--- design/flow/config.mk ---
export PLATFORM = sky130hd
export DESIGN_NAME = cpu
export DESIGN_NICKNAME = cpu
export VERILOG_FILES = /design/flow/design.v
export SDC_FILE = /design/flow/constraint.sdc
export NUM_CORES = 4
export LEC_CHECK = 0
export CAP_MARGIN = 20
export CORE_MARGIN = 2
export CORE_UTILIZATION = 64
export SETUP_SLACK_MARGIN = -0.48
export SLEW_MARGIN = 20
export TNS_END_PERCENT = 5
--- design/flow/constraint.sdc ---
create_clock -name core_clock -period 6.81 [get_ports {clk}]
set_input_delay 1.3620 -clock core_clock [delete_from_list [all_inputs] [get_ports {clk}]]
set_output_delay 1.3620 -clock core_clock [all_outputs]
set_load 0.01 [all_outputs]
--- design/flow/design.v ---
`timescale 1ns/1ns
module alu(
    input [3:0] op,
    input [WIDTH-1:0] a,
    input [WIDTH-1:0] b,
    output reg [WIDTH-1:0] result,
    input [3:0] cc_in,
    output logic [3:0] cc_out
);
parameter WIDTH = 16;
wire a_neg = a[WIDTH-1];
wire b_neg = b[WIDTH-1];
wire result_neg = result[WIDTH-1];
wire [WIDTH-1:0] carry_in = { 15'b0, cc_in[1] };
typedef enum logic [1:0] {
    CC_WB_NONE,
    CC_WB_NZCV,
    CC_WB_NZ
} cc_wb_type;
cc_wb_type cc_wb;
always_comb begin
    cc_out = cc_in;
    cc_wb = CC_WB_NONE;
    case (op)
          4'b0000: begin
            result = a + b;
        end
          4'b0001: begin
            cc_wb = CC_WB_NZCV;
            result = a + b + carry_in;
        end
          4'b0010: begin
            cc_wb = CC_WB_NZCV;
            result = a + b + carry_in;
        end
          4'b0011: begin
            cc_wb = CC_WB_NZCV;
            result = a - b;
        end
          4'b0100: begin
            cc_wb = CC_WB_NZCV;
            result = a - b - carry_in;
        end
          4'b0101: begin
            cc_wb = CC_WB_NZ;
            result = a & b;
        end
          4'b0110: begin
            cc_wb = CC_WB_NZ;
            result = a | b;
        end
          4'b0111: begin
            cc_wb = CC_WB_NZ;
            result = a ^ b;
        end
          4'b1000: begin
            cc_wb = CC_WB_NZ;
            result = a << b;
        end
          4'b1001: begin
            cc_wb = CC_WB_NZ;
            result = a >> b;
        end
          4'b1010: begin
            cc_wb = CC_WB_NZ;
            result = $signed(a) >>> b;  
        end
          4'b1011: begin
            cc_wb = CC_WB_NZ;
            result = ($signed(a) >>> b) | (a << (WIDTH-b));  
        end
          4'b1100: result = a + b;
          4'b1101: result = a + b;
                  default: result = 16'bX;
    endcase
    if (cc_wb == CC_WB_NZ || cc_wb == CC_WB_NZCV) begin
        cc_out[3] = result_neg;
        cc_out[2] = result == 16'b0;
    end
    if (cc_wb == CC_WB_NZCV) begin
        cc_out[1] = (a_neg & b_neg) ||  
            ((a_neg ^ b_neg) && !result_neg);  
        cc_out[0] = !(a_neg ^ b_neg) && (a_neg ^ result_neg);
    end
end
endmodule
`timescale 1ns/1ns
module regfile(
    input clk,
    input rst,
    input [RADDRWIDTH-1:0] raddr_a,
    output logic [REGWIDTH-1:0] rdata_a,
    input [RADDRWIDTH-1:0] raddr_b,
    output logic [REGWIDTH-1:0] rdata_b,
    input [RADDRWIDTH-1:0] raddr_c,
    output logic [REGWIDTH-1:0] rdata_c,
    input we,
    input [RADDRWIDTH-1:0] waddr,
    input [REGWIDTH-1:0] wdata
);
parameter RADDRWIDTH = 3;
parameter REGWIDTH = 16;
reg [REGWIDTH-1:0] r[2**RADDRWIDTH-1:1];
always_comb begin
    if (raddr_a != 0)
        rdata_a = r[raddr_a];
    else
        rdata_a = 0;
    if (raddr_b != 0)
        rdata_b = r[raddr_b];
    else
        rdata_b = 0;
    if (raddr_c != 0)
        rdata_c = r[raddr_c];
    else
        rdata_c = 0;
end
always_ff @(posedge clk) begin
    if (rst) begin
        for (int i = 1; i < 2**RADDRWIDTH; i++)
            r[i] <= 0;
    end else begin
        if (we && waddr != 0) begin
            r[waddr] <= wdata;
        end
    end
end
endmodule
`timescale 1ns/1ns
module cpu(
    input clk,
    input rst,
    output [IADDRWIDTH-1:0] addr,
    input  [DWIDTH-1:0] rdata,
    output logic [DWIDTH-1:0] wdata,
    output re,
    output we
);
localparam IADDRWIDTH = 16;
localparam IWIDTH = 16;
localparam DADDRWIDTH = 16;
localparam DWIDTH = 16;
logic ifetch_active;
logic load_active;
logic store_active;
logic [IADDRWIDTH-1:0] ifetch_address;
logic [IADDRWIDTH-1:0] load_store_address;
assign addr = (load_active || store_active) ? load_store_address :
                ifetch_active ? ifetch_address : 16'dX;
wire ifetch_bus_cycle = ifetch_active && !(load_active || store_active);
assign re = ifetch_active || load_active;
assign we = store_active;
reg [IADDRWIDTH-1:0] pc;
logic [IADDRWIDTH-1:0] s1_ifetch;
logic [IADDRWIDTH-1:0] pc_next;
logic s1_ifetch_valid;
logic s2_to_s1_take_branch;
logic s2_to_s1_stall;
logic [IADDRWIDTH-1:0] s2_pc_next;
assign ifetch_address = pc_next;
always_comb begin
    if (rst) begin
        pc_next = 16'hffff;
        ifetch_active = 0;
    end else if (s2_to_s1_stall) begin
        pc_next = pc;
        ifetch_active = 1;
    end else begin
        pc_next = s2_to_s1_take_branch ? s2_pc_next : pc + 16'd1;  
        ifetch_active = 1;
    end
    s1_ifetch = rdata;  
end
always_ff @(posedge clk) begin
    pc <= pc_next;
    s1_ifetch_valid <= ifetch_bus_cycle;
end
reg [IADDRWIDTH-1:0] ir;
reg [15:0] mem_immediate;
logic [15:0] mem_immediate_next;
reg [15:0] reg_lr;
reg [15:0] reg_sp;
reg [3:0]  reg_cc;
logic [15:0] reg_lr_next;
logic [15:0] reg_sp_next;
logic [3:0]  reg_cc_next;
wire reg_cc_n = reg_cc[3];
wire reg_cc_z = reg_cc[2];
wire reg_cc_c = reg_cc[1];
wire reg_cc_v = reg_cc[0];
wire [4:0] op = ir[15:11];
wire [3:0] alu_op = ir[14:11];
wire [2:0] reg_d = ir[10:8];
wire [2:0] reg_a = ir[7:5];
wire [1:0] reg_b_addr_mode = ir[4:3];
wire [2:0] reg_b = ir[2:0];
wire [15:0] reg_b_imm = ir[3] ? { 12'b111111111111, ir[3:0] } : { 12'b0, ir[3:0] };
wire is_load = (op == 5'b01100);
wire is_store = (op == 5'b01101);
wire [3:0] branch_cc = ir[13:10];
wire [15:0] branch_short_offset = ir[9] ? { 6'b111111, ir[9:0] } : { 6'b0, ir[9:0] };
wire branch_link = ir[9];
wire branch_reg_special = ir[3];
wire [2:0] branch_reg = reg_b;
logic [15:0] reg_a_out;
logic [15:0] reg_b_out;
logic [15:0] reg_d_out;
logic [15:0] alu_a_in;
logic [15:0] alu_b_in;
logic [15:0] alu_result;
logic [3:0] alu_cc;
logic do_reg_writeback;
logic [15:0] writeback_result;
logic reg_d_special;
typedef enum logic [2:0] {
    DECODE,
    IR_IMMEDIATE,
    LS1,
    LS2,
    BRANCH_DELAY
} state_t;
state_t state;
state_t state_next;
always_comb begin
    state_next = state;
    mem_immediate_next = mem_immediate;
    reg_cc_next = reg_cc;
    reg_lr_next = reg_lr;
    reg_sp_next = reg_sp;
    reg_d_special = 1'bX;
    s2_pc_next = 16'bX;
    alu_a_in = 16'bX;
    alu_b_in = 16'bX;
    s2_to_s1_take_branch = 0;
    s2_to_s1_stall = 0;
    do_reg_writeback = 0;
    writeback_result = 16'bX;
    load_active = 0;
    store_active = 0;
    wdata = 16'bX;
    load_store_address = 16'bX;
    casez (op)
    5'b10???: begin  
        if (branch_cc != 4'b1111) begin
            case (state)
                DECODE: begin
                    s2_pc_next = pc + branch_short_offset;
                    case (branch_cc)
                          4'b0000: s2_to_s1_take_branch = reg_cc_z;
                          4'b0001: s2_to_s1_take_branch = !reg_cc_z;
                       4'b0010: s2_to_s1_take_branch = reg_cc_c;
                       4'b0011: s2_to_s1_take_branch = !reg_cc_c;
                          4'b0100: s2_to_s1_take_branch = reg_cc_n;
                          4'b0101: s2_to_s1_take_branch = !reg_cc_n;
                          4'b0110: s2_to_s1_take_branch = reg_cc_v;
                          4'b0111: s2_to_s1_take_branch = !reg_cc_v;
                          4'b1000: s2_to_s1_take_branch = reg_cc_v && !reg_cc_z;
                          4'b1001: s2_to_s1_take_branch = !reg_cc_v || reg_cc_z;
                          4'b1010: s2_to_s1_take_branch = reg_cc_n == reg_cc_v;
                          4'b1011: s2_to_s1_take_branch = reg_cc_n != reg_cc_v;
                          4'b1100: s2_to_s1_take_branch = !reg_cc_z && (reg_cc_n == reg_cc_v);
                          4'b1101: s2_to_s1_take_branch = reg_cc_z || (reg_cc_n != reg_cc_v);
                          4'b1110: s2_to_s1_take_branch = 1;
                          4'b1111: s2_to_s1_take_branch = 0;
                    endcase
                    if (s2_to_s1_take_branch) begin
                        state_next = BRANCH_DELAY;
                    end
                end
                BRANCH_DELAY: begin
                    state_next = DECODE;
                end
                default: ;
            endcase
        end else if (branch_reg_special | branch_reg != 0) begin
            case (state)
                DECODE: begin
                    if (branch_reg_special) begin
                        case (branch_reg)
                            3'd0: s2_pc_next = reg_lr;
                            3'd1: s2_pc_next = reg_sp;
                            default: s2_pc_next = pc;  
                        endcase
                    end else begin
                        s2_pc_next = reg_b_out;
                    end
                    s2_to_s1_take_branch = 1;
                    state_next = BRANCH_DELAY;
                    if (branch_link) begin
                       reg_lr_next = pc;
                    end
                end
                BRANCH_DELAY: begin
                    state_next = DECODE;
                end
                default: ;
            endcase
        end else begin
            case (state)
                DECODE: begin
                    state_next = IR_IMMEDIATE;
                    mem_immediate_next = s1_ifetch;
                end
                IR_IMMEDIATE: begin
                    s2_pc_next = pc + mem_immediate;
                    s2_to_s1_take_branch = 1;
                    state_next = BRANCH_DELAY;
                    if (branch_link) begin
                       reg_lr_next = pc;
                    end
                end
                BRANCH_DELAY: begin
                    state_next = DECODE;
                end
                default: ;
            endcase
        end
    end  
    5'b00???,
    5'b010??: begin  
        alu_a_in = reg_a_out;
        writeback_result = alu_result;
        casez (reg_b_addr_mode)
            2'b0?: begin  
                alu_b_in = reg_b_imm;
                do_reg_writeback = 1;
                reg_cc_next = alu_cc;
            end
            2'b10: begin  
                alu_b_in = reg_b_out;
                do_reg_writeback = 1;
                reg_cc_next = alu_cc;
            end
            2'b11: begin  
                if (ir[2]) begin
                    case (state)
                        DECODE: begin
                            state_next = IR_IMMEDIATE;
                            mem_immediate_next = s1_ifetch;
                        end
                        IR_IMMEDIATE: begin
                            state_next = DECODE;
                            alu_b_in = mem_immediate;
                        end
                        default: ;
                    endcase
                end else begin
                    alu_b_in = 16'd0;
                end
                if (state_next == DECODE) begin
                    do_reg_writeback = 1;
                    reg_cc_next = alu_cc;
                    if (ir[1]) begin
                        do_reg_writeback = 0;
                        case (reg_d)
                            3'd0: reg_lr_next = alu_result;
                            3'd1: reg_sp_next = alu_result;
                            default: ;  
                        endcase
                    end
                    if (ir[0]) begin
                        case (reg_a)
                            3'd0: alu_a_in = reg_lr;
                            3'd1: alu_a_in = reg_sp;
                            default: alu_a_in = 16'd0;  
                        endcase
                    end
                end
            end
        endcase
    end  
    5'b0110?: begin  
        alu_a_in = reg_a_out;
        reg_d_special = 0;
        casez (reg_b_addr_mode)
            2'b0?: begin  
                alu_b_in = reg_b_imm;
            end
            2'b10: begin  
                alu_b_in = reg_b_out;
            end
            2'b11: begin  
                if (ir[2]) begin
                    case (state)
                        DECODE: begin
                            state_next = IR_IMMEDIATE;
                            mem_immediate_next = s1_ifetch;
                        end
                        IR_IMMEDIATE: begin
                            state_next = DECODE;
                            alu_b_in = mem_immediate;
                        end
                        default: ;
                    endcase
                end else begin
                    alu_b_in = 16'd0;
                end
                if (ir[1]) begin
                    reg_d_special = 1;
                end
                if (ir[0]) begin
                    case (reg_a)
                        3'd0: alu_a_in = reg_lr;
                        3'd1: alu_a_in = reg_sp;
                        default: alu_a_in = 16'd0;  
                    endcase
                end
            end
        endcase
        if (is_load) begin
            if (state_next != IR_IMMEDIATE) begin
                case (state)
                    IR_IMMEDIATE, DECODE: begin
                        state_next = LS1;
                        load_store_address = alu_result;
                        load_active = 1;
                        s2_to_s1_stall = 1;
                    end
                    LS1: begin
                        state_next = LS2;
                        s2_to_s1_stall = 1;
                        if (reg_d_special) begin
                            case (reg_d)
                                3'd0: reg_lr_next = rdata;
                                3'd1: reg_sp_next = rdata;
                                3'd2: ;  
                                3'd3: reg_cc_next = rdata[3:0];
                                default: ;  
                            endcase
                        end else begin
                            writeback_result = rdata;
                            do_reg_writeback = 1;
                        end
                    end
                    LS2: begin
                        state_next = DECODE;
                    end
                    default: ;
                endcase
            end
        end else begin
            if (state_next != IR_IMMEDIATE) begin
                case (state)
                    IR_IMMEDIATE, DECODE: begin
                        state_next = LS1;
                        load_store_address = alu_result;
                        store_active = 1;
                        s2_to_s1_stall = 1;
                        if (reg_d_special) begin
                            case (reg_d)
                                3'd0: wdata = reg_lr;
                                3'd1: wdata = reg_sp;
                                3'd2: wdata = pc;
                                3'd3: wdata = { 12'd0, reg_cc };
                                default: wdata = 16'd0;  
                            endcase
                        end else begin
                            wdata = reg_d_out;
                        end
                    end
                    LS1: begin
                        state_next = LS2;
                        s2_to_s1_stall = 1;
                    end
                    LS2: begin
                        state_next = DECODE;
                    end
                    default: ;
                endcase
            end
            if (state_next == LS1) begin
            end
        end
    end
    5'b0111?: begin  
    end
    5'b11???: begin  
    end
    endcase
end
always_ff @(posedge clk) begin
    if (rst) begin
        ir <= 0;
        state <= DECODE;
        mem_immediate <= 0;
        reg_cc <= 0;
        reg_lr <= 0;
        reg_sp <= 0;
    end else begin
        if (state_next == DECODE) begin
            if (s1_ifetch_valid) begin
                ir <= s1_ifetch;
            end else begin
                ir <= 0;  
            end
        end
        state <= state_next;
        mem_immediate <= mem_immediate_next;
        reg_cc <= reg_cc_next;
        reg_lr <= reg_lr_next;
        reg_sp <= reg_sp_next;
    end
end
regfile regs(
    .clk(clk),
    .rst(rst),
    .raddr_a(reg_a),
    .rdata_a(reg_a_out),
    .raddr_b(reg_b),
    .rdata_b(reg_b_out),
    .raddr_c(reg_d),
    .rdata_c(reg_d_out),
    .we(do_reg_writeback),
    .waddr(reg_d),
    .wdata(writeback_result)
);
alu alu(
    .op(alu_op),
    .a(alu_a_in),
    .b(alu_b_in),
    .result(alu_result),
    .cc_in(reg_cc),
    .cc_out(alu_cc)
);
endmodule
--- design/flow/run.sh ---
#!/bin/bash
# the make line also repeats each setting of config.mk as NAME=value (left out here)
make -C /OpenROAD-flow-scripts/flow DESIGN_CONFIG=/design/flow/config.mk WORK_HOME=/design/flow/orfs CLKGATE_MAP_FILE= finish
==> results of run 1 <==
[layer usage]
layer | vias up | part of all wire | track usage
li1 | 10060 | - | -
met1 | 11280 | 0.32 | 0.6624
met2 | 2705 | 0.39 | 0.7929
met3 | 880 | 0.18 | 0.2632
met4 | 12 | 0.10 | 0.4149
met5 | - | 0.0011 | 0.009615
[cell type report]
class,instances,area (um^2),share of cell area
multi-input combinational,2041,15170,0.5812
sequential,229,5873,0.2250
timing repair buffer,393,3177,0.1217
clock buffer,37,743.2,0.02848
tap,448,560.5,0.02148
inverter,99,371.6,0.01424
clock inverter,13,196.4,0.007527
antenna,3,7.507,0.0002877
[timing repair]
action	CTS	global route
resized	27	61
hold endpoints to repair	0	0
setup endpoints to repair	9	14
buffers inserted	3	6
pin swaps	4	20
[metrics by stage]
step	util	worst slack, ns	area [um^2]	TNS, ns	cells
2_1_floorplan	-	-0.05965	21780	-0.05965	2549
3_3_place_gp	0.7371	-0.3981	24650	-1.244	3203
3_5_place_dp	0.7373	-0.7021	24660	-2.487	3203
4_1_cts	0.7696	-0.6529	25740	-6.807	3256
5_1_grt	0.7800	-0.7460	26090	-7.886	3260
6_report	0.7802	-0.6065	26100	-6.320	3263
==> flow_summary.json, run 1 <==
{
  "status": "finished with violations",
  "so_faults": "negative setup slack",
  "drv_slew": 0,
  "routed_wl_um": 101800,
  "worst_slew_pin_slew_ns": 1.243,
  "top_power_group": "combinational cells",
  "worst_hold_slack_ns": 0.5263,
  "dp_hpwl_um": 73030,
  "cts_buffers": 27,
  "gp_congestion": 1.219,
  "antenna_found_initial": 11,
  "topCellsByArea": "edfxtp_1 (18%), dfxtp_1 (9.3%), mux2i_1 (8.8%)",
  "cp-endpoint": "addr[2]",
  "critical_path_depth": 20,
  "cpMaxStageDelayCell": "clkdlybuf4s50_1",
  "clock_latency_ns": 0.58,
  "cts_tree": "done",
  "drc_errors": 0,
  "finalCritPeriodShare": 1.089,
  "mux_area_frac": 0.1777,
  "chipHeight_um": 188.2,
  "first_global_vias": 23660,
  "row_count": 67,
  "leakagePower_nw": 10.20,
  "ys_cells": 2534,
  "hold_class": "register to register",
  "edf_count": 128,
  "portBuffers": 51,
  "yosysWarnings": 3,
  "synth_seq_share": 0.2700,
  "grt_setup_unrepaired": "yes",
  "pg_clk_w": 0.00158,
  "ys_sh_xor": 0.03041,
  "powerComb_w": 0.00409,
  "synth.largest_area_cell": "edfxtp_1",
  "ios": 52,
  "ctsHoldBuffers": 0,
  "critPathBufInv": 9,
  "top_cells_by_count": "nor2_1 (350), nand2_1 (211), mux2i_1 (190)",
  "areaGrowthSynthToFinish_pct": 20.12,
  "combPwrFrac": 0.549,
  "drtIter0Drc": 5183,
  "clk_pin_slew_worst_paths_ns": 0.06,
  "power.density_nw_per_um2": 285.7,
  "syn_area_um2": 21730,
  "top_cell": "nor2_1",
  "max_cap_viol_count": 0,
  "crit_path_max_incr_delay_ns": 0.50,
  "yosysTopAreaCellShare": 0.1769,
  "min_to": "reg_sp[3]",
  "holdPathStages": 2,
  "core_um2": 33450,
  "aoi_share": 0.2315,
  "grt.total_usage": 0.5606,
  "synth-main-ff-cell": "edfxtp_1",
  "path_delay_family": "buffers and inverters",
  "hold_viol": 0,
  "cts_max_level": 1,
  "ir_drop_mv": 0.2996,
  "crit_path_end_kind": "primary output",
  "seq-power_w": 0.00178,
  "syn_inst": 2534,
  "vias": 24940,
  "warnings": 61,
  "dieArea_um2": 35440,
  "nFillCells": 2278,
  "r2r_cells": 23,
  "arrival_ns": 6.05,
  "grt_pass1_wl_um": 149000,
  "vias_per_cell": 7.643,
  "cp.required_ns": 5.45,
  "final_nets": 2897,
  "synth_chip_area_um2": 21730,
  "p_int_w": 0.004156,
  "slew_headroom": 0.1648,
  "cp-start-kind": "register",
  "adder_share": 0.05206,
  "fin_crit_ns": 7.417,
  "crit_chain": "buf_12, buf_4, buf_6, mux2i_1, a22oi_1, a31oi_2, buf_4, inv_1, buf_4, nor4_4, and4_4, buf_4, nor2_2, a2111oi_2, a211oi_2, o32a_1, a41oi_1, buf_4, a21oi_1, clkdlybuf4s50_1",
  "cp_max_fo": 14,
  "setup_ws_ns": -0.6065,
  "pwr-share-clk": 0.212,
  "cts_sinks": 229,
  "fp_util": 0.6495,
  "synth.avg_cell_area_um2": 8.574,
  "drtAntennaViolNets": 0,
  "ys_sh_simple": 0.1833,
  "crit_top_cell": "buf_4",
  "crit_type": "register to primary output",
  "setup_violations": 16,
  "ys_ff": 229,
  "fin_skew_ns": 0.01534,
  "gr-total-overflow": 0,
  "switchingPower_w": 0.003300,
  "cts_root_buf": "clkbuf_16",
  "logic_family": "AND-OR/OR-AND gates",
  "dieWidth_um": 188.2,
  "synth_cell_types": 111,
  "min_from": "reg_sp[3]",
  "wl_per_cell_um": 31.19,
  "total_power_w": 0.007456,
  "clock_path_buffers": 3,
  "ff2ff_setup_slack_ns": 0.65,
  "grt_start_max_net_pins": 48,
  "async_flop_share": 0,
  "max_freq_mhz": 134.8,
  "seqPwrFrac": 0.239,
  "drtPass1Iterations": 15,
  "rr_endpoint": "reg_cc[2]",
  "p_sw_frac": 0.4426
}
==> run 2, diff against run 1 <==
CORE_UTILIZATION = 66   (was 64)
HOLD_SLACK_MARGIN = -0.09   (was unset)
SETUP_SLACK_MARGIN = -0.41   (was -0.48)
TNS_END_PERCENT = unset   (was 5)
clock period = 7.5 ns   (was 6.81 ns; I/O delays follow)
==> run 2 against run 1 <==
Combinational power decreased by 18%. Highest routed layer unchanged. Total power is 16% lower. Still fails the layout checks on negative setup slack. Setup slack improved by 0.26 ns. Clock-buffer cell count down 5. Clock power fell by 19%. Critical path type unchanged. Sequential cell count did not move. Clock skew increased by 0.011 ns. Sequential share of layout area is 1.6 points higher. Hold slack worse by 0.0043 ns. Routed wire length down 3.5%. Global-route usage up 0.59 points. Core utilization fell by 3.0 points.
==> flow_summary.json, run 2 <==
{
  "status": "finished with violations",
  "so_faults": "negative setup slack",
  "async_flop_share": 0,
  "ys_ff": 229,
  "synth_chip_area_um2": 21730,
  "clock_latency_ns": 0.56,
  "critical_path_depth": 18,
  "pg_clk_w": 0.00128,
  "gp_congestion": 1.153,
  "leakagePower_nw": 9.199,
  "areaGrowthSynthToFinish_pct": 12.13,
  "grt_pass1_wl_um": 143700,
  "combPwrFrac": 0.534,
  "worst_slew_pin_slew_ns": 1.363,
  "setup_ws_ns": -0.3460,
  "mux_area_frac": 0.1777,
  "wl_per_cell_um": 31.97,
  "path_delay_family": "AND-OR/OR-AND gates",
  "hold_class": "register to register",
  "synth.avg_cell_area_um2": 8.574,
  "ys_sh_xor": 0.03041,
  "critPathBufInv": 2,
  "pwr-share-clk": 0.204,
  "ir_drop_mv": 0.2543,
  "switchingPower_w": 0.002873,
  "crit_chain": "buf_4, nor2_1, xnor2_1, nor2_1, ha_1, nand2b_1, o2bb2ai_1, a32oi_1, a21oi_2, o21ai_4, mux2i_1, mux4_2, a21oi_1, nor3_1, o22a_1, nand2_1, o31ai_1, clkdlybuf4s50_1",
  "ys_cells": 2534,
  "antenna_found_initial": 8,
  "ctsHoldBuffers": 0,
  "synth.largest_area_cell": "edfxtp_1",
  "first_global_vias": 22530,
  "rr_endpoint": "regs.r[3][5]",
  "vias": 24250,
  "fin_skew_ns": 0.02668,
  "yosysTopAreaCellShare": 0.1769,
  "crit_path_end_kind": "primary output",
  "dieWidth_um": 185.4,
  "cp-endpoint": "addr[11]",
  "grt_setup_unrepaired": "yes",
  "top_cell": "nor2_1",
  "seq-power_w": 0.00164,
  "top_cells_by_count": "nor2_1 (350), nand2_1 (211), mux2i_1 (190)",
  "drtIter0Drc": 4859,
  "vias_per_cell": 7.894,
  "dp_hpwl_um": 71120,
  "syn_area_um2": 21730,
  "setup_violations": 15,
  "core_um2": 32450,
  "fp_util": 0.6694,
  "drc_errors": 0,
  "yosysWarnings": 3,
  "dieArea_um2": 34390,
  "portBuffers": 51,
  "total_power_w": 0.006271,
  "crit_start": "ir[12]",
  "cts_sinks": 229,
  "topCellsByArea": "edfxtp_1 (18%), dfxtp_1 (9.3%), mux2i_1 (8.8%)",
  "grt_start_max_net_pins": 46,
  "holdPathStages": 2,
  "top_power_group": "combinational cells",
  "min_to": "reg_sp[3]",
  "gr-total-overflow": 0,
  "logic_family": "AND-OR/OR-AND gates",
  "cts_root_buf": "clkbuf_16",
  "synth-main-ff-cell": "edfxtp_1",
  "power.density_nw_per_um2": 257.4,
  "max_cap_viol_count": 0,
  "cts_max_level": 1,
  "seqPwrFrac": 0.262,
  "drv_slew": 0,
  "synth_cell_types": 111,
  "synth_seq_share": 0.2700,
  "powerComb_w": 0.00335,
  "crit_type": "register to primary output",
  "ff2ff_setup_slack_ns": 1.00,
  "r2r_cells": 21,
  "fin_crit_ns": 7.846,
  "drtPass1Iterations": 9,
  "routed_wl_um": 98210,
  "final_nets": 2716,
  "cpMaxStageDelayCell": "o21ai_4",
  "worstReg2RegStart": "ir[13]",
  "row_count": 66,
  "max_freq_mhz": 127.5,
  "worst_hold_slack_ns": 0.5220,
  "p_sw_frac": 0.4581,
  "edf_count": 128,
  "clock_path_buffers": 3,
  "min_from": "reg_sp[3]",
  "cts_buffers": 25,
  "chipHeight_um": 185.4,
  "arrival_ns": 6.35,
  "p_int_w": 0.003399,
  "crit_path_max_incr_delay_ns": 0.59,
  "ys_sh_simple": 0.1833,
  "cts_tree": "done",
  "cp-start-kind": "register",
  "drtAntennaViolNets": 0,
  "finalCritPeriodShare": 1.046,
  "grt.total_usage": 0.5665,
  "aoi_share": 0.2315,
  "cp.required_ns": 6.00,
  "adder_share": 0.05206,
  "cp_max_fo": 43,
  "syn_inst": 2534,
  "slew_headroom": 0.08004,
  "warnings": 61,
  "clk_pin_slew_worst_paths_ns": 0.06,
  "ios": 52,
  "hold_viol": 0,
  "crit_top_cell": "nor2_1"
}
run 2: metrics by stage:
stage | util | setup WS, ns | cells | instance area [um^2] | setup TNS [ns]
CTS | 0.7443 | -0.3845 | 3069 | 24160 | -2.383
floorplan | - | 0.4923 | 2549 | 21780 | 0
detailed placement | 0.7178 | -0.2014 | 3022 | 23300 | -0.3394
global placement | 0.7178 | -0.03892 | 3022 | 23290 | -0.03892
finish | 0.7507 | -0.3460 | 3072 | 24360 | -2.932
global route | 0.7505 | -0.4856 | 3070 | 24360 | -4.572
run 2: layout make-up:
| class | instances | area (um^2) |
|---|---|---|
| multi-input cells | 2041 | 14980 |
| clock buffers | 32 | 651.9 |
| fillers | 2309 | 8092 |
| diodes | 2 | 5.005 |
| inverters | 99 | 371.6 |
| clock inverters | 13 | 152.6 |
| well taps | 442 | 553.0 |
| flip-flops and latches | 229 | 5878 |
| repair buffers | 214 | 1769 |
run 2: timing repair:
action	CTS	global route
gates resized	9	38
buffers inserted	2	1
pin swaps	1	7
setup endpoints to repair	5	9
run 2: routing by layer:
| layer | wire length [um] | up-vias | GRT usage |
|---|---|---|---|
| li1 | - | 9704 | - |
| met3 | 17280 | 863 | 0.2544 |
| met5 | 88 | - | 0 |
| met4 | 9975 | 12 | 0.4051 |
| met1 | 31920 | 10990 | 0.6752 |
| met2 | 38960 | 2683 | 0.8082 |
==> run 3, diff against run 2 <==
CELL_PAD_IN_SITES_DETAIL_PLACEMENT = 1   (was unset)
CELL_PAD_IN_SITES_GLOBAL_PLACEMENT = 1   (was unset)
CORE_UTILIZATION = 32   (was 66)
GPL_ROUTABILITY_DRIVEN = 1   (was unset)
HOLD_SLACK_MARGIN = unset   (was -0.09)
MAX_ROUTING_LAYER = met4   (was unset)
PLACE_DENSITY = 0.82   (was unset)
SETUP_SLACK_MARGIN = 0.05   (was -0.41)
clock period = 11.9 ns   (was 7.5 ns; I/O delays follow)
==> run 3 against run 2 <==
Synthesized area unchanged. Setup slack better by 1.7 ns. Synthesized cell count unchanged. Sequential power fell by 37%. Combinational power fell by 41%. Clock skew shrank 0.0080 ns. Critical endpoint is now addr[14]. Sequential share of layout area up 0.27 points. Cell count grew 11%. Now clean on timing, DRC and antenna.
==> flow_summary.json, run 3 <==
{
  "fin_skew_ns": 0.01868,
  "drtIter0Drc": 2817,
  "final_nets": 2628,
  "cts_max_level": 1,
  "gr-total-overflow": 0,
  "grt.total_usage": 0.2856,
  "dieWidth_um": 264.6,
  "syn_inst": 2534,
  "path_delay_family": "AND-OR/OR-AND gates",
  "holdPathStages": 2,
  "vias_per_cell": 6.591,
  "cpMaxStageDelayCell": "o22ai_1",
  "worst_slew_pin_slew_ns": 1.194,
  "grt_start_max_net_pins": 62,
  "max_cap_viol_count": 0,
  "ios": 52,
  "power.density_nw_per_um2": 160.4,
  "dieArea_um2": 69990,
  "critPathBufInv": 4,
  "areaGrowthSynthToFinish_pct": 10.79,
  "grt_setup_unrepaired": "no",
  "synth_seq_share": 0.2700,
  "synth.largest_area_cell": "edfxtp_1",
  "hold_viol": 0,
  "warnings": 57,
  "switchingPower_w": 0.001745,
  "status": "timing/DRC/antenna clean",
  "syn_area_um2": 21730,
  "topCellsByArea": "edfxtp_1 (18%), dfxtp_1 (9.3%), mux2i_1 (8.8%)",
  "portBuffers": 51,
  "fp_util": 0.3235,
  "async_flop_share": 0,
  "ys_ff": 229,
  "wl_per_cell_um": 29.60,
  "yosysWarnings": 3,
  "cp-endpoint": "addr[14]",
  "ctsHoldBuffers": 0,
  "dp_hpwl_um": 74610,
  "yosysTopAreaCellShare": 0.1769,
  "drv_slew": 0,
  "clock_path_buffers": 3,
  "chipHeight_um": 264.6,
  "ff2ff_setup_slack_ns": 3.97,
  "adder_share": 0.05206,
  "min_to": "reg_sp[3]",
  "crit_path_max_incr_delay_ns": 0.77,
  "antenna_found_initial": 2,
  "seqPwrFrac": 0.269,
  "ir_drop_mv": 0.1474,
  "p_int_w": 0.002116,
  "dp.cells": 3367,
  "synth-main-ff-cell": "edfxtp_1",
  "leakagePower_nw": 8.772,
  "arrival_ns": 8.16,
  "instances_no_fill": 3415,
  "min_from": "reg_sp[3]",
  "top_cells_by_count": "nor2_1 (350), nand2_1 (211), mux2i_1 (190)",
  "ys_sh_xor": 0.03041,
  "mux_area_frac": 0.1777,
  "cts_root_buf": "clkbuf_16",
  "crit_type": "register to primary output",
  "total_power_w": 0.003862,
  "slew_headroom": 0.2023,
  "core_um2": 67160,
  "cp-start-kind": "register",
  "seq-power_w": 0.00104,
  "p_sw_frac": 0.4519,
  "drc_errors": 0,
  "max_freq_mhz": 94.92,
  "setup_violations": 0,
  "finalCritPeriodShare": 0.8853,
  "cp.required_ns": 9.52,
  "worst_hold_slack_ns": 0.5205,
  "hold_class": "register to register",
  "r2r_cells": 21,
  "grt_pass1_wl_um": 146900,
  "first_global_vias": 22170,
  "worstReg2RegStart": "ir[15]",
  "combPwrFrac": 0.510,
  "synth_cell_types": 111,
  "row_count": 95,
  "rr_endpoint": "regs.r[0][15]",
  "pg_clk_w": 0.000855,
  "cp_max_fo": 23,
  "setup_tns_ns": 0,
  "drtPass1Iterations": 6,
  "cts_buffers": 25,
  "powerComb_w": 0.00197,
  "ys_cells": 2534,
  "drtAntennaViolNets": 0,
  "crit_chain": "nor4bb_4, buf_4, o31ai_1, o21ai_2, o22ai_1, inv_1, fa_1, o21bai_1, a21oi_1, o21ai_0, a21oi_1, xnor2_1, or4b_1, or4_1, nor3b_1, xor2_1, a2111oi_0, buf_4, a22oi_1, clkdlybuf4s50_1",
  "routed_wl_um": 101100,
  "synth_chip_area_um2": 21730,
  "logic_family": "AND-OR/OR-AND gates",
  "fin_crit_ns": 10.54,
  "aoi_share": 0.2315,
  "pwr-share-clk": 0.221,
  "clock_latency_ns": 0.58,
  "cts_tree": "done",
  "vias": 22510,
  "critical_path_depth": 20,
  "edf_count": 128,
  "cts_sinks": 229,
  "cts-resized-gates": 0,
  "ys_sh_simple": 0.1833,
  "crit_path_end_kind": "primary output",
  "synth.avg_cell_area_um2": 8.574,
  "gp_congestion": 1.036,
  "postCtsSetupRepairBufs": 0,
  "clk_pin_slew_worst_paths_ns": 0.06,
  "top_cell": "nor2_1",
  "crit_start": "ir[15]",
  "top_power_group": "combinational cells"
}
-- run 3: layout make-up --
type / count / area, um^2
Clock buffer: 43 / 825.8
Tap cell: 873 / 1092
Fill cell: 7886 / 43090
Inverter: 99 / 371.6
Antenna cell: 1 / 2.502
Clock inverter: 3 / 55.05
Sequential cell: 229 / 5872
Timing Repair Buffer: 126 / 1079
Multi-Input combinational cell: 2041 / 14770
-- run 3: metal layers --
layer	share of wire	track usage	up-vias	wire length, um
met3	0.11	0.05369	373	11470
met4	0.068	0.1635	0	6921
met5	0	-	-	0
li1	-	-	9513	-
met1	0.38	0.3576	11100	38390
met2	0.44	0.4319	1526	44310
-- run 3: stage by stage --
step / cell area, um^2 / worst slack (ns) / utilization
6_report: 24070 / 1.365 / 0.3584
5_1_grt: 24070 / 1.197 / 0.3584
4_1_cts: 24040 / 1.386 / 0.3580
3_5_place_dp: 23160 / 2.030 / 0.3449
3_3_place_gp: 23160 / 2.246 / 0.3448
2_1_floorplan: 21780 / 4.012 / -
==> run 4, diff against run 3 <==
CELL_PAD_IN_SITES_DETAIL_PLACEMENT = unset   (was 1)
CELL_PAD_IN_SITES_GLOBAL_PLACEMENT = unset   (was 1)
CORE_UTILIZATION = 72   (was 32)
CTS_CLUSTER_SIZE = 31   (was unset)
GPL_ROUTABILITY_DRIVEN = unset   (was 1)
HOLD_SLACK_MARGIN = -0.08   (was unset)
MAX_ROUTING_LAYER = unset   (was met4)
PLACE_DENSITY = 0.64   (was 0.82)
SETUP_SLACK_MARGIN = unset   (was 0.05)
clock period = 6.85 ns   (was 11.9 ns; I/O delays follow)
==> run 4 against run 3 <==
The flow now stops in global routing (5_1_grt). Synthesized cell count unchanged. Die size shrank 55%. Synthesized area did not move.
==> flow_summary.json, run 4 <==
{
  "cts_buffers": 25,
  "gp_congestion": 1.270,
  "ctsHoldBuffers": 0,
  "grt.total_usage": 0.7285,
  "dp.cells": 3051,
  "fp_util": 0.7330,
  "cts_sinks": 229,
  "ios": 52,
  "adder_share": 0.05206,
  "cts_root_buf": "clkbuf_16",
  "clock_path_buffers": 3,
  "synth.avg_cell_area_um2": 8.574,
  "pre_cts_slack_ns": -0.4152,
  "ys_cells": 2534,
  "logic_family": "AND-OR/OR-AND gates",
  "yosysTopAreaCellShare": 0.1769,
  "ys_sh_xor": 0.03041,
  "synth_cell_types": 111,
  "row_count": 63,
  "error": "[ERROR GRT-0232] Routing congestion too high. Check the congestion heatmap in the GUI.",
  "synth_seq_share": 0.2700,
  "top_cells_by_count": "nor2_1 (350), nand2_1 (211), mux2i_1 (190)",
  "mux_area_frac": 0.1777,
  "gr-total-overflow": 5,
  "status": "aborted with a tool error",
  "synth.largest_area_cell": "edfxtp_1",
  "syn_inst": 2534,
  "core_um2": 29640,
  "aoi_share": 0.2315,
  "yosysWarnings": 3,
  "ys_ff": 229,
  "synth_chip_area_um2": 21730,
  "dp_hpwl_um": 67950,
  "top_cell": "nor2_1",
  "syn_area_um2": 21730,
  "topCellsByArea": "edfxtp_1 (18%), dfxtp_1 (9.3%), mux2i_1 (8.8%)",
  "async_flop_share": 0,
  "dieArea_um2": 31580,
  "edf_count": 128,
  "synth-main-ff-cell": "edfxtp_1",
  "chipHeight_um": 177.7,
  "portBuffers": 51,
  "ys_sh_simple": 0.1833,
  "dieWidth_um": 177.7,
  "stop_stage": "global routing (5_1_grt)",
  "cts_max_level": 1
}
## run 4: metrics by stage
stage,cell area (um^2),utilization,setup TNS [ns]
floorplan,21780,-,0
global placement,23870,0.8053,-0.5025
detailed placement,23880,0.8057,-0.8068
CTS,25400,0.8569,-0.1343
## run 4: metal layers
layer	track usage	GRT overflow
met1	0.7521	0
met2	0.8852	2
met3	0.5756	0
met4	0.6663	3
met5	0.3381	0
## run 4: what timing repair did
| item | CTS |
|---|---|
| cloned | 1 |
| setup buffers | 23 |
| endpoints found under the setup margin | 15 |
| pin swaps | 40 |
| gates resized | 113 |
==> run 5, diff against run 4 <==
CORE_UTILIZATION = 57   (was 72)
CTS_CLUSTER_SIZE = unset   (was 31)
HOLD_SLACK_MARGIN = unset   (was -0.08)
PLACE_DENSITY = unset   (was 0.64)
SETUP_SLACK_MARGIN = -0.58   (was unset)
clock period = 5.91 ns   (was 6.85 ns; I/O delays follow)
==> run 5 against run 4 <==
The layout now fails its checks (negative setup slack). Die size rose by 26%. Synthesized area did not move. Synthesized cell count did not move.
==> flow_summary.json, run 5 <==
{
  "fp_util": 0.5782,
  "crit_chain": "buf_12, buf_4, buf_6, mux4_2, mux2i_4, o22ai_2, ha_1, nor2b_1, a211o_1, a211o_1, a211o_1, nor2_2, or4b_4, or4_4, nor3b_2, xor2_1, a2111oi_2, buf_4, a22oi_2, buf_2",
  "crit_path_end_kind": "primary output",
  "drc_errors": 0,
  "max_freq_mhz": 144.8,
  "cts_sinks": 229,
  "max_cap_viol_count": 0,
  "pwr-share-clk": 0.192,
  "critical_path_depth": 20,
  "switchingPower_w": 0.004098,
  "vias": 26020,
  "ys_cells": 2534,
  "min_to": "reg_lr[14]",
  "drv_slew": 0,
  "p_sw_frac": 0.4450,
  "combPwrFrac": 0.587,
  "dp_hpwl_um": 78700,
  "syn_inst": 2534,
  "path_delay_family": "simple AND/OR/NAND/NOR gates",
  "design_area_um2": 28850,
  "adder_share": 0.05206,
  "setup_tns_ns": -12.26,
  "warnings": 61,
  "so_faults": "negative setup slack",
  "topCellsByArea": "edfxtp_1 (18%), dfxtp_1 (9.3%), mux2i_1 (8.8%)",
  "placed_area_um2": 26670,
  "seq-power_w": 0.00204,
  "crit_type": "register to primary output",
  "final_nets": 3162,
  "edf_count": 128,
  "hold_viol": 0,
  "synth.avg_cell_area_um2": 8.574,
  "grt_setup_unrepaired": "yes",
  "p_int_w": 0.005111,
  "vias_per_cell": 7.249,
  "ios": 52,
  "chipHeight_um": 199.2,
  "cts_root_buf": "clkbuf_16",
  "finalCritPeriodShare": 1.169,
  "synth-main-ff-cell": "edfxtp_1",
  "cts_tree": "done",
  "setup_ws_ns": -0.9960,
  "utilization": 0.7679,
  "critPathBufInv": 5,
  "grt_pass1_wl_um": 156700,
  "cp-start-kind": "register",
  "ys_ff": 229,
  "clk_pin_slew_worst_paths_ns": 0.07,
  "first_global_vias": 24730,
  "worst_slew_pin_slew_ns": 1.185,
  "portBuffers": 51,
  "clock_path_buffers": 3,
  "aoi_share": 0.2315,
  "worst_hold_slack_ns": 0.5327,
  "top_cell": "nor2_1",
  "synth_cell_types": 111,
  "power.density_nw_per_um2": 319.2,
  "drtAntennaViolNets": 0,
  "yosysWarnings": 3,
  "pg_clk_w": 0.00177,
  "gr-total-overflow": 0,
  "yosysTopAreaCellShare": 0.1769,
  "grt_start_max_net_pins": 49,
  "antenna_found_initial": 5,
  "ys_sh_xor": 0.03041,
  "dieArea_um2": 39690,
  "synth_seq_share": 0.2700,
  "cpMaxStageDelayCell": "mux4_2",
  "cp.required_ns": 4.73,
  "slew_headroom": 0.2102,
  "top_power_group": "combinational cells",
  "cts_buffers": 27,
  "mux_area_frac": 0.1777,
  "routed_wl_um": 109600,
  "ir_drop_mv": 0.3736,
  "async_flop_share": 0,
  "cp_max_fo": 4,
  "crit_top_cell": "a211o_1",
  "r2r_cells": 24,
  "setup_violations": 17,
  "holdPathStages": 2,
  "top_cells_by_count": "nor2_1 (350), nand2_1 (211), mux2i_1 (190)",
  "gp_congestion": 1.175,
  "arrival_ns": 5.72,
  "rr_endpoint": "reg_cc[2]",
  "row_count": 71,
  "logic_family": "AND-OR/OR-AND gates",
  "syn_area_um2": 21730,
  "clock_latency_ns": 0.59,
  "drtIter0Drc": 4319,
  "cp-endpoint": "addr[14]",
  "cts_max_level": 1,
  "grt.total_usage": 0.5381,
  "drtPass1Iterations": 9,
  "wl_per_cell_um": 30.53,
  "areaGrowthSynthToFinish_pct": 32.81,
  "status": "finished with violations",
  "dieWidth_um": 199.2,
  "fin_skew_ns": 0.02219,
  "crit_path_max_incr_delay_ns": 0.52,
  "core_um2": 37580,
  "leakagePower_nw": 11.65,
  "hold_class": "register to register",
  "fin_crit_ns": 6.906,
  "synth.largest_area_cell": "edfxtp_1",
  "powerComb_w": 0.00540,
  "min_from": "reg_lr[14]",
  "ff2ff_setup_slack_ns": -0.24,
  "ys_sh_simple": 0.1833,
  "seqPwrFrac": 0.221,
  "synth_chip_area_um2": 21730
}
run 5: timing repair:
action / 4_1_cts / 5_1_grt
resized: 182 / 65
endpoints found under the setup margin: 16 / 16
hold buffers: 0 / 0
cloned: 1 / 0
pin swaps: 63 / 38
buffers inserted: 31 / 20
run 5: area by class of cell:
type / count / area, um^2
timing repair buffer: 658 / 5326
multi-input combinational: 2041 / 15730
clock inverter: 15 / 176.4
antenna: 2 / 5.005
clock buffer: 34 / 721.9
fill: 2618 / 8723
sequential: 229 / 5881
inverter: 99 / 371.6
tap: 511 / 639.4
run 5: layer usage:
metal  GRT usage  vias to the layer above  wire length (um)
met5           0                        -                27
met1      0.6484                    12070             35740
met3      0.2029                      840             18580
met4      0.4182                        4             11740
li1            -                    10590                 -
met2      0.7733                     2510             43490
run 5: metrics by stage:
| step | instances | power (W) | setup WS [ns] |
|---|---|---|---|
| floorplan | 2549 | 0.004517 | -0.5726 |
| global placement | 3513 | 0.006653 | -0.9683 |
| detailed placement | 3513 | 0.006748 | -1.066 |
| CTS | 3575 | 0.008684 | -0.8352 |
| global route | 3587 | 0.009369 | -1.099 |
| finish | 3589 | 0.009209 | -0.9960 |
==> run 6, diff against run 5 <==
ABC_AREA = 1   (was unset)
CORE_UTILIZATION = 72   (was 57)
CTS_CLUSTER_DIAMETER = 369   (was unset)
CTS_CLUSTER_SIZE = 24   (was unset)
HOLD_SLACK_MARGIN = 0.3   (was unset)
PLACE_DENSITY = 0.77   (was unset)
SETUP_SLACK_MARGIN = 1.13   (was -0.58)
TNS_END_PERCENT = 5   (was unset)
clock period = 5.63 ns   (was 5.91 ns; I/O delays follow)
==> run 6 against run 5 <==
The flow now stops in global routing (5_1_grt). Synthesized area grew 2.0%. Die size shrank 19%. Synthesized cell count grew 38%.
==> flow_summary.json, run 6 <==
{
  "ys_sh_simple": 0.3167,
  "yosysWarnings": 3,
  "synth_cell_types": 71,
  "error": "[ERROR GRT-0116] Global routing finished with congestion. Check the congestion regions in the DRC Viewer.",
  "cts_buffers": 13,
  "gp_congestion": 1.275,
  "ys_sh_xor": 0.02405,
  "synth_chip_area_um2": 22160,
  "syn_area_um2": 22160,
  "top_cell": "nand2_1",
  "placed_area_um2": 25000,
  "synth-main-ff-cell": "edfxtp_1",
  "yosysTopAreaCellShare": 0.1734,
  "dieWidth_um": 179.5,
  "synth.largest_area_cell": "edfxtp_1",
  "row_count": 64,
  "status": "aborted with a tool error",
  "ys_ff": 229,
  "synth_seq_share": 0.2646,
  "ctsHoldBuffers": 0,
  "clock_path_buffers": 3,
  "syn_inst": 3502,
  "dp.cells": 4091,
  "aoi_share": 0.2357,
  "core_um2": 30430,
  "ys_cells": 3502,
  "async_flop_share": 0,
  "adder_share": 0.05103,
  "cts_root_buf": "clkbuf_16",
  "mux_area_frac": 0.0009032,
  "logic_family": "simple AND/OR/NAND/NOR gates",
  "cts_max_level": 1,
  "top_cells_by_count": "nand2_1 (784), nand3_1 (354), nor2_1 (351)",
  "cts_sinks": 229,
  "grt.total_usage": 0.7092,
  "portBuffers": 51,
  "topCellsByArea": "edfxtp_1 (17%), nand2_1 (13%), dfxtp_1 (9.1%)",
  "edf_count": 128,
  "fp_util": 0.7284,
  "dp_hpwl_um": 71410,
  "stop_stage": "global routing (5_1_grt)",
  "pre_cts_slack_ns": -0.3356,
  "gr-total-overflow": 21,
  "synth.avg_cell_area_um2": 6.329,
  "ios": 52,
  "chipHeight_um": 179.5,
  "dieArea_um2": 32200
}
==> run 6: layer usage <==
metal / GRT overflow / GRT usage
met1: 0 / 0.7408
met3: 3 / 0.5000
met4: 8 / 0.6696
met2: 10 / 0.8969
met5: 0 / 0.2459
==> run 6: repair_timing <==
item,in CTS
setup endpoints to repair,180
cloned,2
setup buffers,108
hold endpoints to repair,0
pin swaps,88
gates resized,216
==> run 6: metrics by stage <==
stage	utilization	power [W]	hold slack, ns
after floorplan	-	0.009452	0.4736
after global placement	0.8215	0.01387	0.5028
after detailed placement	0.8215	0.01422	0.4997
after CTS	0.8808	0.01653	0.5252
==> run 7, diff against run 6 <==
ABC_AREA = unset   (was 1)
CORE_UTILIZATION = 68   (was 72)
CTS_CLUSTER_DIAMETER = unset   (was 369)
CTS_CLUSTER_SIZE = unset   (was 24)
HOLD_SLACK_MARGIN = -0.08   (was 0.3)
PLACE_DENSITY = unset   (was 0.77)
SETUP_SLACK_MARGIN = unset   (was 1.13)
clock period = 6.03 ns   (was 5.63 ns; I/O delays follow)
==> run 7 against run 6 <==
The flow again stops in global routing (5_1_grt). Die size is 3.7% higher. Synthesized cell count is 28% lower. Synthesized area is 2.0% lower.
==> flow_summary.json, run 7 <==
{
  "top_cell": "nor2_1",
  "gr-total-overflow": 123,
  "synth_cell_types": 111,
  "stop_stage": "global routing (5_1_grt)",
  "portBuffers": 51,
  "cts_root_buf": "clkbuf_16",
  "placed_area_um2": 26240,
  "ys_ff": 229,
  "yosysTopAreaCellShare": 0.1769,
  "dieWidth_um": 182.7,
  "ctsHoldBuffers": 0,
  "adder_share": 0.05206,
  "ios": 52,
  "gp_congestion": 1.234,
  "dp_hpwl_um": 73820,
  "edf_count": 128,
  "row_count": 65,
  "core_um2": 31470,
  "synth_chip_area_um2": 21730,
  "cts_max_level": 1,
  "ys_sh_simple": 0.1833,
  "syn_inst": 2534,
  "synth-main-ff-cell": "edfxtp_1",
  "top_cells_by_count": "nor2_1 (350), nand2_1 (211), mux2i_1 (190)",
  "aoi_share": 0.2315,
  "fp_util": 0.6903,
  "clock_path_buffers": 3,
  "grt.total_usage": 0.8008,
  "cts_buffers": 26,
  "syn_area_um2": 21730,
  "ys_sh_xor": 0.03041,
  "async_flop_share": 0,
  "ys_cells": 2534,
  "synth_seq_share": 0.2700,
  "yosysWarnings": 3,
  "error": "[ERROR GRT-0232] Routing congestion too high. Check the congestion heatmap in the GUI.",
  "synth.avg_cell_area_um2": 8.574,
  "chipHeight_um": 182.7,
  "logic_family": "AND-OR/OR-AND gates",
  "synth.largest_area_cell": "edfxtp_1",
  "status": "aborted with a tool error",
  "mux_area_frac": 0.1777,
  "dieArea_um2": 33400,
  "topCellsByArea": "edfxtp_1 (18%), dfxtp_1 (9.3%), mux2i_1 (8.8%)",
  "cts_sinks": 229
}
==> run 7: what timing repair did <==
| item | in CTS |
|---|---|
| endpoints found under the setup margin | 17 |
| pin swaps | 37 |
| gates cloned | 1 |
| setup buffers | 22 |
| gates resized | 91 |
==> run 7: per-stage QoR <==
step / hold WS, ns / worst slack (ns) / power, W / TNS [ns] / instances
after floorplan: 0.4663 / -0.05242 / 0.004455 / -0.1380 / 2549
after global placement: 0.5023 / -0.6689 / 0.006349 / -4.782 / 3365
after detailed placement: 0.5118 / -0.8596 / 0.006484 / -6.115 / 3365
after CTS: 0.5202 / -0.8971 / 0.008364 / -9.812 / 3434
==> run 7: routing by layer <==
layer,GRT overflow,GRT usage
met4,58,0.7881
met2,60,0.9334
met1,2,0.8281
met5,1,0.2978
met3,2,0.6612
==> run 8, diff against run 7 <==
ABC_AREA = 1   (was unset)
CORE_UTILIZATION = 47   (was 68)
CTS_CLUSTER_DIAMETER = 140   (was unset)
GPL_ROUTABILITY_DRIVEN = 0   (was unset)
GPL_TIMING_DRIVEN = 1   (was unset)
HOLD_SLACK_MARGIN = unset   (was -0.08)
MAX_ROUTING_LAYER = met4   (was unset)
TNS_END_PERCENT = unset   (was 5)
clock period = 6.77 ns   (was 6.03 ns; I/O delays follow)
==> run 8 against run 7 <==
Synthesized cell count increased by 38%. The layout now fails its checks (negative setup slack). Die size grew 46%. Synthesized area grew 2.0%.
==> flow_summary.json, run 8 <==
{
  "status": "finished with violations",
  "so_faults": "negative setup slack",
  "slew_headroom": 0.2144,
  "top_cells_by_count": "nand2_1 (784), nand3_1 (354), nor2_1 (351)",
  "yosysWarnings": 3,
  "p_int_w": 0.005941,
  "grtUsageMet1": 0.5498,
  "crit_type": "register to primary output",
  "power.density_nw_per_um2": 547.1,
  "drtAntennaViolNets": 0,
  "drtIter0Drc": 4360,
  "path_delay_family": "simple AND/OR/NAND/NOR gates",
  "max_cap_viol_count": 0,
  "min_from": "state[4]",
  "ios": 52,
  "top_cell": "nand2_1",
  "antenna_found_initial": 0,
  "drtPass1Iterations": 9,
  "grt_start_max_net_pins": 89,
  "arrival_ns": 5.44,
  "cp.required_ns": 5.42,
  "seqPwrFrac": 0.150,
  "portBuffers": 51,
  "synth.largest_area_cell": "edfxtp_1",
  "combPwrFrac": 0.728,
  "yosysTopAreaCellShare": 0.1734,
  "areaGrowthSynthToFinish_pct": 15.04,
  "setup_tns_ns": -0.02348,
  "clock_latency_ns": 0.63,
  "final_nets": 3667,
  "crit_path_end_kind": "primary output",
  "p_sw_frac": 0.5741,
  "adder_share": 0.05103,
  "pwr-share-clk": 0.123,
  "edf_count": 128,
  "pg_clk_w": 0.00171,
  "aoi_share": 0.2357,
  "vias_per_cell": 6.456,
  "ys_sh_simple": 0.3167,
  "logic_family": "simple AND/OR/NAND/NOR gates",
  "finalCritPeriodShare": 1.003,
  "ctsHoldBuffers": 0,
  "critical_path_depth": 24,
  "fin_skew_ns": 0.07600,
  "cts_buffers": 28,
  "syn_inst": 3502,
  "switchingPower_w": 0.008009,
  "topCellsByArea": "edfxtp_1 (17%), nand2_1 (13%), dfxtp_1 (9.1%)",
  "synth.avg_cell_area_um2": 6.329,
  "cp-endpoint": "addr[6]",
  "core_um2": 46560,
  "hold_class": "register to register",
  "pre_cts_slack_ns": 0.1021,
  "ys_sh_xor": 0.02405,
  "clock_path_buffers": 3,
  "powerComb_w": 0.0102,
  "max_freq_mhz": 147.2,
  "holdPathStages": 2,
  "drc_errors": 0,
  "cts_tree": "done",
  "grt_use_met2": 0.6173,
  "cp-start-kind": "register",
  "cp_max_fo": 13,
  "hold_viol": 0,
  "first_global_vias": 24400,
  "ir_drop_mv": 0.2524,
  "utilization": 0.5477,
  "synth-main-ff-cell": "edfxtp_1",
  "wl_per_cell_um": 25.17,
  "leakagePower_nw": 11.23,
  "syn_area_um2": 22160,
  "critPathBufInv": 6,
  "mux_area_frac": 0.0009032,
  "seq-power_w": 0.00209,
  "crit_start": "ir[2]",
  "setup_ws_ns": -0.02348,
  "dp_hpwl_um": 77200,
  "vias": 27050,
  "min_to": "state[4]",
  "cpMaxStageDelayCell": "clkdlybuf4s50_1",
  "top_power_group": "combinational cells",
  "gr-total-overflow": 0,
  "setup_violations": 1,
  "cts_max_level": 1,
  "cts_root_buf": "clkbuf_16",
  "chipHeight_um": 221.2,
  "grt_pass1_wl_um": 154000,
  "warnings": 59,
  "synth_seq_share": 0.2646,
  "r2r_cells": 35,
  "fp_util": 0.4761,
  "worst_slew_pin_slew_ns": 1.177,
  "ys_ff": 229,
  "ys_cells": 3502,
  "crit_top_cell": "nand2_1",
  "dieArea_um2": 48910,
  "synth_chip_area_um2": 22160,
  "ff2ff_setup_slack_ns": 1.49,
  "drv_slew": 0,
  "grt_setup_unrepaired": "yes",
  "row_count": 79,
  "grt.total_usage": 0.4251,
  "synth_cell_types": 71,
  "async_flop_share": 0,
  "clk_pin_slew_worst_paths_ns": 0.07,
  "dieWidth_um": 221.2,
  "cts_sinks": 229,
  "fin_crit_ns": 6.793,
  "crit_chain": "buf_4, nor3_4, buf_4, inv_4, buf_4, nand3_1, o21bai_2, nor2_1, nand3_1, nand2_1, nor2_1, nand3_1, nor2_4, buf_12, and2_1, nand3_2, nand2_1, nand3_1, nand2_1, nand2_1, nand2_1, nand2_1, o21ai_1, clkdlybuf4s50_1",
  "crit_path_max_incr_delay_ns": 0.60,
  "rr_endpoint": "regs.r[2][14]",
  "met3_usage": 0.09215,
  "routed_wl_um": 105500,
  "grt.busiest_layer": "met2"
}
## run 8: layout make-up
type / count / area [um^2]
Clock inverter: 17 / 266.5
Tap cell: 607 / 759.5
Antenna cell: 1 / 2.502
Fill cell: 4645 / 21060
Timing Repair Buffer: 203 / 1884
Sequential cell: 229 / 5883
Clock buffer: 34 / 763.2
Multi-Input combinational cell: 2698 / 14420
Inverter: 401 / 1524
## run 8: what timing repair did
action / CTS / global route
setup buffers: 3 / 24
hold endpoints to repair: 0 / 0
cloned: 1 / 1
setup endpoints to repair: 16 / 16
resized: 51 / 101
pin swaps: 9 / 24
## run 8: metrics by stage
stage	power, W	cell area, um^2	std cells	hold WS [ns]
floorplan	0.007801	22220	3517	0.4736
global placement	0.01105	23610	4107	0.4877
detailed placement	0.01112	23630	4108	0.5113
CTS	0.01299	24860	4163	0.5194
global route	0.01463	25500	4189	0.5475
finish	0.01395	25500	4190	0.5237
## run 8: layer usage
metal / part of all wire / vias up
li1: - / 12000
met1: 0.38 / 12470
met2: 0.42 / 2143
met3: 0.13 / 433
met4: 0.068 / 0
met5: 0 / -
==> run 9, diff against run 8 <==
ABC_AREA = unset   (was 1)
CORE_UTILIZATION = 66   (was 47)
CTS_CLUSTER_DIAMETER = 41   (was 140)
GPL_ROUTABILITY_DRIVEN = unset   (was 0)
GPL_TIMING_DRIVEN = unset   (was 1)
HOLD_SLACK_MARGIN = -0.09   (was unset)
MAX_ROUTING_LAYER = unset   (was met4)
SETUP_SLACK_MARGIN = 1.95   (was unset)
TNS_END_PERCENT = 5   (was unset)
clock period = 7.06 ns   (was 6.77 ns; I/O delays follow)
==> run 9 against run 8 <==
The run now fails in global routing (5_1_grt). Synthesized cell count fell by 28%. Die size is 30% lower. Synthesized area decreased by 2.0%.
==> flow_summary.json, run 9 <==
{
  "ctsHoldBuffers": 0,
  "adder_share": 0.05206,
  "edf_count": 128,
  "ys_sh_xor": 0.03041,
  "status": "aborted with a tool error",
  "async_flop_share": 0,
  "synth-main-ff-cell": "edfxtp_1",
  "aoi_share": 0.2315,
  "clock_path_buffers": 3,
  "cts_sinks": 229,
  "dieArea_um2": 34390,
  "dp.cells": 3066,
  "synth.avg_cell_area_um2": 8.574,
  "ys_sh_simple": 0.1833,
  "grt.total_usage": 0.7442,
  "synth_seq_share": 0.2700,
  "dp_hpwl_um": 71160,
  "syn_area_um2": 21730,
  "cts_buffers": 35,
  "chipHeight_um": 185.4,
  "ys_cells": 2534,
  "yosysTopAreaCellShare": 0.1769,
  "yosysWarnings": 3,
  "gp_congestion": 1.165,
  "pre_cts_slack_ns": -0.009757,
  "gr-total-overflow": 64,
  "row_count": 66,
  "synth_cell_types": 111,
  "top_cell": "nor2_1",
  "synth.largest_area_cell": "edfxtp_1",
  "ios": 52,
  "mux_area_frac": 0.1777,
  "portBuffers": 51,
  "core_um2": 32450,
  "error": "[ERROR GRT-0232] Routing congestion too high. Check the congestion heatmap in the GUI.",
  "logic_family": "AND-OR/OR-AND gates",
  "cts_max_level": 2,
  "fp_util": 0.6694,
  "syn_inst": 2534,
  "synth_chip_area_um2": 21730,
  "stop_stage": "global routing (5_1_grt)",
  "cts_root_buf": "clkbuf_16",
  "dieWidth_um": 185.4,
  "topCellsByArea": "edfxtp_1 (18%), dfxtp_1 (9.3%), mux2i_1 (8.8%)",
  "top_cells_by_count": "nor2_1 (350), nand2_1 (211), mux2i_1 (190)",
  "ys_ff": 229
}
## run 9: per-stage QoR
step | cell area, um^2 | hold WS (ns)
floorplan | 22020 | 0.4663
global placement | 23820 | 0.4863
detailed placement | 23820 | 0.5038
CTS | 26290 | 0.5160
## run 9: metal layers
| metal | overflow | track usage |
|---|---|---|
| met5 | 0 | 0.2237 |
| met2 | 30 | 0.8952 |
| met3 | 0 | 0.5959 |
| met1 | 0 | 0.7754 |
| met4 | 34 | 0.6959 |
## run 9: timing repair
action / in CTS
resized: 247
pin swaps: 110
setup buffers: 42
cloned: 0
setup endpoints to repair: 177
==> run 10, diff against run 9 <==
SETUP_SLACK_MARGIN = -0.41   (was 1.95)
clock period = 6.76 ns   (was 7.06 ns; I/O delays follow)
==> run 10 against run 9 <==
Now fails the layout checks on max-capacitance violations, negative setup slack. Die size did not move. Synthesized cell count did not move. Synthesized area stayed put.
==> flow_summary.json, run 10 <==
{
  "status": "finished with violations",
  "so_faults": "max-capacitance violations, negative setup slack",
  "clock_latency_ns": 0.60,
  "crit_top_cell": "buf_4",
  "arrival_ns": 6.23,
  "grt.total_usage": 0.6012,
  "top_power_group": "combinational cells",
  "cts_buffers": 36,
  "placed_area_um2": 24680,
  "rr_endpoint": "reg_cc[2]",
  "dieWidth_um": 185.4,
  "cpMaxStageDelayCell": "mux2i_1",
  "topCellsByArea": "edfxtp_1 (18%), dfxtp_1 (9.3%), mux2i_1 (8.8%)",
  "cts_tree": "done",
  "gr-total-overflow": 0,
  "setup_ws_ns": -0.8262,
  "drtIter0Drc": 5864,
  "design_area_um2": 26550,
  "final_nets": 2910,
  "worst_slew_pin_slew_ns": 1.456,
  "row_count": 66,
  "ys_sh_xor": 0.03041,
  "grt_start_max_net_pins": 50,
  "p_int_w": 0.004441,
  "ctsHoldBuffers": 0,
  "cp-endpoint": "addr[11]",
  "dp_hpwl_um": 72030,
  "portBuffers": 51,
  "ios": 52,
  "fin_crit_ns": 7.586,
  "core_um2": 32450,
  "gp_congestion": 1.127,
  "areaGrowthSynthToFinish_pct": 22.21,
  "top_cell": "nor2_1",
  "power.density_nw_per_um2": 302.6,
  "min_to": "reg_lr[4]",
  "nFillCells": 1997,
  "syn_area_um2": 21730,
  "vias": 26240,
  "synth.largest_area_cell": "edfxtp_1",
  "ys_ff": 229,
  "synth_chip_area_um2": 21730,
  "synth_cell_types": 111,
  "worstReg2RegStart": "ir[5]",
  "ys_sh_simple": 0.1833,
  "fp_util": 0.6694,
  "switchingPower_w": 0.003592,
  "adder_share": 0.05206,
  "max_cap_viol_count": 1,
  "yosysTopAreaCellShare": 0.1769,
  "grt_setup_unrepaired": "yes",
  "worst_hold_slack_ns": 0.5399,
  "p_sw_frac": 0.4471,
  "dieArea_um2": 34390,
  "max_freq_mhz": 131.8,
  "powerComb_w": 0.00421,
  "first_global_vias": 24040,
  "drtPass1Iterations": 22,
  "path_delay_family": "AND-OR/OR-AND gates",
  "ff2ff_setup_slack_ns": -0.06,
  "vias_per_cell": 8.010,
  "synth-main-ff-cell": "edfxtp_1",
  "cp-start-kind": "register",
  "combPwrFrac": 0.524,
  "aoi_share": 0.2315,
  "setup_violations": 17,
  "ys_cells": 2534,
  "async_flop_share": 0,
  "drv_slew": 0,
  "critical_path_depth": 18,
  "comb_area_um2": 15270,
  "crit_path_max_incr_delay_ns": 1.18,
  "pg_clk_w": 0.00199,
  "clk_pin_slew_worst_paths_ns": 0.07,
  "ir_drop_mv": 0.3590,
  "cts_sinks": 229,
  "hold_viol": 0,
  "holdPathStages": 2,
  "cp.required_ns": 5.41,
  "logic_family": "AND-OR/OR-AND gates",
  "crit_start": "ir[5]",
  "crit_type": "register to primary output",
  "fin_skew_ns": 0.03076,
  "min_from": "reg_lr[4]",
  "pwr-share-clk": 0.248,
  "crit_chain": "buf_4, mux2i_1, o32ai_2, ha_2, and2_1, a21o_1, a221o_1, a31o_2, xor2_1, buf_4, a221oi_2, o21ai_0, a221oi_1, o211ai_1, o22a_1, nand2_1, o31ai_1, dlygate4sd2_1",
  "cp_max_fo": 11,
  "seq-power_w": 0.00183,
  "mux_area_frac": 0.1777,
  "leakagePower_nw": 10.40,
  "routed_wl_um": 107300,
  "hold_class": "register to register",
  "finalCritPeriodShare": 1.122,
  "chipHeight_um": 185.4,
  "edf_count": 128,
  "syn_inst": 2534,
  "warnings": 62,
  "seqPwrFrac": 0.228,
  "synth.avg_cell_area_um2": 8.574,
  "grt_pass1_wl_um": 151100,
  "seq_area_um2": 5877,
  "r2r_cells": 19,
  "clock_path_buffers": 3,
  "top_cells_by_count": "nor2_1 (350), nand2_1 (211), mux2i_1 (190)",
  "antenna_found_initial": 10,
  "crit_path_end_kind": "primary output",
  "synth_seq_share": 0.2700,
  "cts_root_buf": "clkbuf_16",
  "slew_headroom": 0.001774,
  "cts_max_level": 2,
  "yosysWarnings": 3,
  "drtAntennaViolNets": 0,
  "wl_per_cell_um": 32.74,
  "critPathBufInv": 3,
  "drc_errors": 0
}
run 10: timing repair:
action                     4_1_cts  5_1_grt
pin swaps                       10       32
cloned                           0        0
setup endpoints to repair       12       16
buffers inserted                 2       11
resized                         40       77
run 10: through the flow:
step / utilization / setup slack, ns / setup TNS [ns] / power [W] / instances
2_1_floorplan: - / -0.09965 / -0.09965 / 0.003947 / 2549
3_3_place_gp: 0.7606 / -0.5481 / -1.287 / 0.005375 / 3199
3_5_place_dp: 0.7606 / -0.6213 / -1.598 / 0.005455 / 3199
4_1_cts: 0.8035 / -0.5647 / -5.383 / 0.007465 / 3262
5_1_grt: 0.8176 / -0.7626 / -8.376 / 0.008111 / 3270
6_report: 0.8181 / -0.8262 / -8.742 / 0.008033 / 3276
run 10: per-layer routing:
metal	wire length [um]	global-route usage	up-vias	part of all wire
li1	-	-	10100	-
met1	33470	0.7040	11750	0.31
met2	40240	0.8257	3179	0.38
met3	20540	0.2930	1206	0.19
met4	12890	0.4873	6	0.12
met5	116	0.02963	-	0.0011
run 10: final cells by class:
class	count	share of cell area
Antenna cell	6	0.0005655
Clock buffer	40	0.03563
Clock inverter	22	0.01013
Inverter	99	0.01400
Multi-Input combinational cell	2041	0.5750
Sequential cell	229	0.2213
Tap cell	442	0.02083
Timing Repair Buffer	397	0.1225
Power and IR drop assume default switching activity.
